run A:
==> flow/design.v (excerpt) <==
module array_mult_top (
    input             clk,
    input      [15:0] a,
    input      [15:0] b,
    output reg [31:0] p
);
Size in the first run: ~680 cells after synthesis, about 8200 um2 of cells after synthesis.
make LEC_CHECK=0 CAP_MARGIN=20 CELL_PAD_IN_SITES_DETAIL_PLACEMENT=2 CORE_ASPECT_RATIO=1.18 CORE_MARGIN=2 CORE_UTILIZATION=15 CTS_CLUSTER_DIAMETER=274 CTS_CLUSTER_SIZE=74 MAX_ROUTING_LAYER=met4 MIN_ROUTING_LAYER=met1 SLEW_MARGIN=15 TNS_END_PERCENT=10 finish   # period 25.9 ns
run.sh (not shown) runs the stock make flow with config.mk's settings and CLKGATE_MAP_FILE=.
### run A -> run B
Settings: MIN_ROUTING_LAYER no longer set, was met1; PLACE_DENSITY now 0.6, previously not set; CTS_CLUSTER_DIAMETER no longer set, was 274; MAX_ROUTING_LAYER no longer set, was met4; SLEW_MARGIN now 20, was 15; CTS_CLUSTER_SIZE no longer set, was 74; CELL_PAD_IN_SITES_DETAIL_PLACEMENT no longer set, was 2; TNS_END_PERCENT no longer set, was 10; CORE_UTILIZATION now 40, was 15; CORE_ASPECT_RATIO no longer set, was 1.18; the clock period (ns, I/O delays scaled along) now 20.0, was 25.9.
[summary]
Against run A, run B comes in 6.8 points higher on met1 usage. Buffering stage count on the worst path with inverters included in run B vs run A: up 4. Re sequential share of layout area: run A was lower than run B. Met3 wire length, run B and run A: smaller value in run B. STATUS wire length of the first global-routing pass: run B wins against run A. Total global-route track usage (higher): run B. Via count, run B and run A: lower on run B.
> inputs changed (run B -> run C)
Settings: CELL_PAD_IN_SITES_DETAIL_PLACEMENT newly set to 2; PLACE_DENSITY removed (was 0.6); CORE_ASPECT_RATIO newly set to 1.92.
==> comparison <==
The flow did not stop early for run C: all stages ran, and the layout cleared the timing, DRC and antenna checks. Number of global-route vias before repair: run C higher than run B. Run C ended with more total vias in the final route than run B. Run C against run B: effective utilization at floorplan level; number of gates on the worst path with buffers counted dropped 6. The number of core rows in run C was higher than what run B gave. Diff run C..run B | final worst clock skew | negligible. In the metrics for run C and run B, the one carrying the lower post-route non-filler standard cell count is run C. Taking run B as the reference point, the worst path arrival time of run C rises by 0.24 ns. Run C -> run B: number of ordinary inverters in the final layout delta 0, exact match.
[inputs] run D vs run C
Settings: clearing CELL_PAD_IN_SITES_DETAIL_PLACEMENT, which used to be 2; putting ABC_AREA at 0 where nothing was set; swapping 40 for 53 in CORE_UTILIZATION; putting CTS_CLUSTER_DIAMETER at 322 where nothing was set; swapping 1.92 for 0.5 in CORE_ASPECT_RATIO; putting TNS_END_PERCENT at 20 where nothing was set; putting GPL_TIMING_DRIVEN at 1 where nothing was set; putting PLACE_DENSITY at 0.6 where nothing was set; putting CTS_CLUSTER_SIZE at 100 where nothing was set.
--- outcome ---
Run D: final standard cell area without fillers is about 2.3% lower than what run C reported. Of run D and run C, the run reporting the lower total routing resource utilization after global routing was run D. Run C has a higher via count than run D. Lower wire length of the first global-routing pass was reported by run D, not run C.

---

v58:
Starting RTL as in the previous note.
clock: 20.0 ns
lec_check: 0
abc_area: 1
cap_margin: 20
core_aspect_ratio: 0.5
core_margin: 2
core_utilization: 62
cts_cluster_diameter: 322
cts_cluster_size: 100
gpl_timing_driven: 1
place_density_lb_addon: 0.3
slew_margin: 20
tns_end_percent: 20
v58 closes out successfully: all stages finished, all timing, DRC and antenna checks passed.
> inputs changed (v58 -> v17)
==> flow/config.mk <==
export PLATFORM = sky130hd
export DESIGN_NAME = array_mult_top
export DESIGN_NICKNAME = array_mult_top
export VERILOG_FILES = /design/flow/design.v
export SDC_FILE = /design/flow/constraint.sdc
export NUM_CORES = 4
export LEC_CHECK = 0
export ABC_AREA = 1
export CAP_MARGIN = 20
export CORE_ASPECT_RATIO = 0.5
export CORE_MARGIN = 2
export CORE_UTILIZATION = 53
export CTS_CLUSTER_DIAMETER = 156
export CTS_CLUSTER_SIZE = 100
export GPL_TIMING_DRIVEN = 1
export PLACE_DENSITY = 0.6
export SLEW_MARGIN = 20
export TNS_END_PERCENT = 20
[summary]
Number of cells on the critical path ends up lower on v17. Looking at growth of design area from synthesis to finish, v17 sits above v58. The placed instance count number comes out lower for v58 vs v17. Compare v17 and v58 | slack of the critical path higher: v17. Number of global-route vias before repair delta for v17 relative to v58: 9.6% lower. Between v58 and v17, the design area does not differ in any meaningful way. Compared with v58, in v17 fmax higher. [v17] full die area rose about 16% relative to v58.
diff inputs: v17 => v13
==> flow/config.mk <==
export PLATFORM = sky130hd
export DESIGN_NAME = array_mult_top
export DESIGN_NICKNAME = array_mult_top
export VERILOG_FILES = /design/flow/design.v
export SDC_FILE = /design/flow/constraint.sdc
export NUM_CORES = 4
export LEC_CHECK = 0
export CAP_MARGIN = 20
export CORE_MARGIN = 2
export CORE_UTILIZATION = 68
export PLACE_DENSITY = 0.6
export SETUP_SLACK_MARGIN = 2.75
export SLEW_MARGIN = 20
export TNS_END_PERCENT = 5
Results
v13 completed end to end with timing, DRC and antenna clean.
Compared with v17, in v13 layout overhead on the synthesized area higher; critical path depth higher.
Sort v13 and v17 by sequential share of layout area asc -> top: v17
v13 vs v17: detail-routed net length per standard cell up in v13
Note that the final non-filler cell total recorded for v13 amounts to 0.74 times the value seen in v17.
Delta (v13 minus v17): worst hold slack now larger, cell area now smaller, non-clock buffer count now smaller.
Number of clock-tree buffers in the layout: v13 vs v17 — no meaningful difference
[inputs] v10 vs v13
==> flow/config.mk <==
export PLATFORM = sky130hd
export DESIGN_NAME = array_mult_top
export DESIGN_NICKNAME = array_mult_top
export VERILOG_FILES = /design/flow/design.v
export SDC_FILE = /design/flow/constraint.sdc
export NUM_CORES = 4
export LEC_CHECK = 0
export CAP_MARGIN = 20
export CORE_ASPECT_RATIO = 1.36
export CORE_MARGIN = 8
export CORE_UTILIZATION = 33
export CTS_CLUSTER_DIAMETER = 171
export CTS_CLUSTER_SIZE = 28
export PLACE_DENSITY_LB_ADDON = 0.04
export SETUP_SLACK_MARGIN = -0.63
export SLEW_MARGIN = 20
export TNS_END_PERCENT = 10
[summary]
- Compared with v13, v10 shows post-route worst hold slack lower by 0.0093 ns.
- A startpoint of the most critical setup path of b_q[0]$_DFF_P_ is what v13 shows, while b_q[1]$_DFF_P_ belongs to v10.
- [compare] base=v13 new=v10: via density per instance dropped about 19%, count of TritonRoute iterations in the first routing pass lost 1.
- There was hardly any difference in transition time of the tightest slew-check pin between v13 and v10.
- Compared with v13, in v10 final wirelength moved up; clock-cell share of area moved up; synthesized area level.
--- input diff v10..v9 ---
==> flow/config.mk <==
export PLATFORM = sky130hd
export DESIGN_NAME = array_mult_top
export DESIGN_NICKNAME = array_mult_top
export VERILOG_FILES = /design/flow/design.v
export SDC_FILE = /design/flow/constraint.sdc
export NUM_CORES = 4
export LEC_CHECK = 0
export CAP_MARGIN = 20
export CORE_MARGIN = 2
export CORE_UTILIZATION = 72
export CTS_CLUSTER_SIZE = 14
export PLACE_DENSITY_LB_ADDON = 0.03
export SETUP_SLACK_MARGIN = 2.75
export SLEW_MARGIN = 20
export TNS_END_PERCENT = 5
Results
Summary — final cycle utilization of the critical path, v9 relative to v10: lower, by 2.3 points. [diff] minimum clock period, v9 relative to v10: improvement. Non-filler instance count after layout in v9 vs v10: down about 16%.

---

Setup of lagoon:
array_mult_top again, from the RTL that the note above started with.
Design array_mult_top, start of the top module:
module array_mult_top (
    input             clk,
    input      [15:0] a,
    input      [15:0] b,
    output reg [31:0] p
);
Settings: LEC_CHECK=0, CAP_MARGIN=0, CORE_MARGIN=2, CORE_UTILIZATION=72, CTS_CLUSTER_SIZE=99, PLACE_DENSITY_LB_ADDON=0.03, SETUP_SLACK_MARGIN=2.75, SLEW_MARGIN=20, TNS_END_PERCENT=5; clock period 19.8 ns.
lagoon finished end to end and its layout was clean on timing, DRC and antenna.
Setup changes, lagoon to xenon
Settings: CTS_CLUSTER_SIZE: 99 -> unset; CAP_MARGIN: 0 -> 20; PLACE_DENSITY_LB_ADDON: 0.03 -> unset; SETUP_SLACK_MARGIN: 2.75 -> unset; TNS_END_PERCENT: 5 -> 20; PLACE_DENSITY: unset -> 0.38; ABC_AREA: unset -> 0; the clock period (ns, I/O delays scaled along): 19.8 -> 10.9.
==> comparison <==
- Status xenon: flow complete, layout not clean - negative setup slack
- Diff xenon..lagoon | number of non-clock inverters | unchanged
- xenon against lagoon; non-clock buffer count is up by more than a quarter.
- xenon — amount of wire on met3 after detailed routing about 8% higher, lagoon as reference
- xenon ends up with higher vias per cell than lagoon does.
- Between lagoon and xenon, the later-pin clock latency in the skew report figures differ only marginally.
[inputs] fjord vs xenon
Settings: CORE_UTILIZATION now 55, was 72; PLACE_DENSITY now 0.6, was 0.38; ABC_AREA no longer set, was 0; TNS_END_PERCENT no longer set, was 20; the clock period (ns, I/O delays scaled along) now 19.6, was 10.9.
==> results <==
fjord ran to completion and came out clean on the timing, DRC and antenna checks. Of fjord and xenon, fjord shows the lower met3 routed wirelength, with xenon above it. Taking xenon as the reference, in fjord worst path buffer plus inverter count dropped 5, pin slew with the least headroom to its limit dropped 61 ps, final period utilization dropped 76 points.
diff inputs: fjord => amber
Settings: setting CTS_CLUSTER_SIZE to 32 for the first time; changing CORE_UTILIZATION from 55 to 71; removing PLACE_DENSITY (formerly 0.6); changing the clock period (ns, I/O delays scaled along) from 19.6 to 16.1.
Although it ran to completion, amber produced a layout that fails the final checks because of negative setup slack.
On met2 routing resource usage after global routing: amber sits above fjord.
| wire length after detailed routing | amber vs fjord | worse |
Measured against amber, the total die area of fjord comes out at 1.3 times the reference value.
fjord → amber: relative area of clock buffers and inverters in the final design now smaller; post-route setup TNS now smaller; average vias per placed instance now larger.
amber packs its core tighter than fjord.
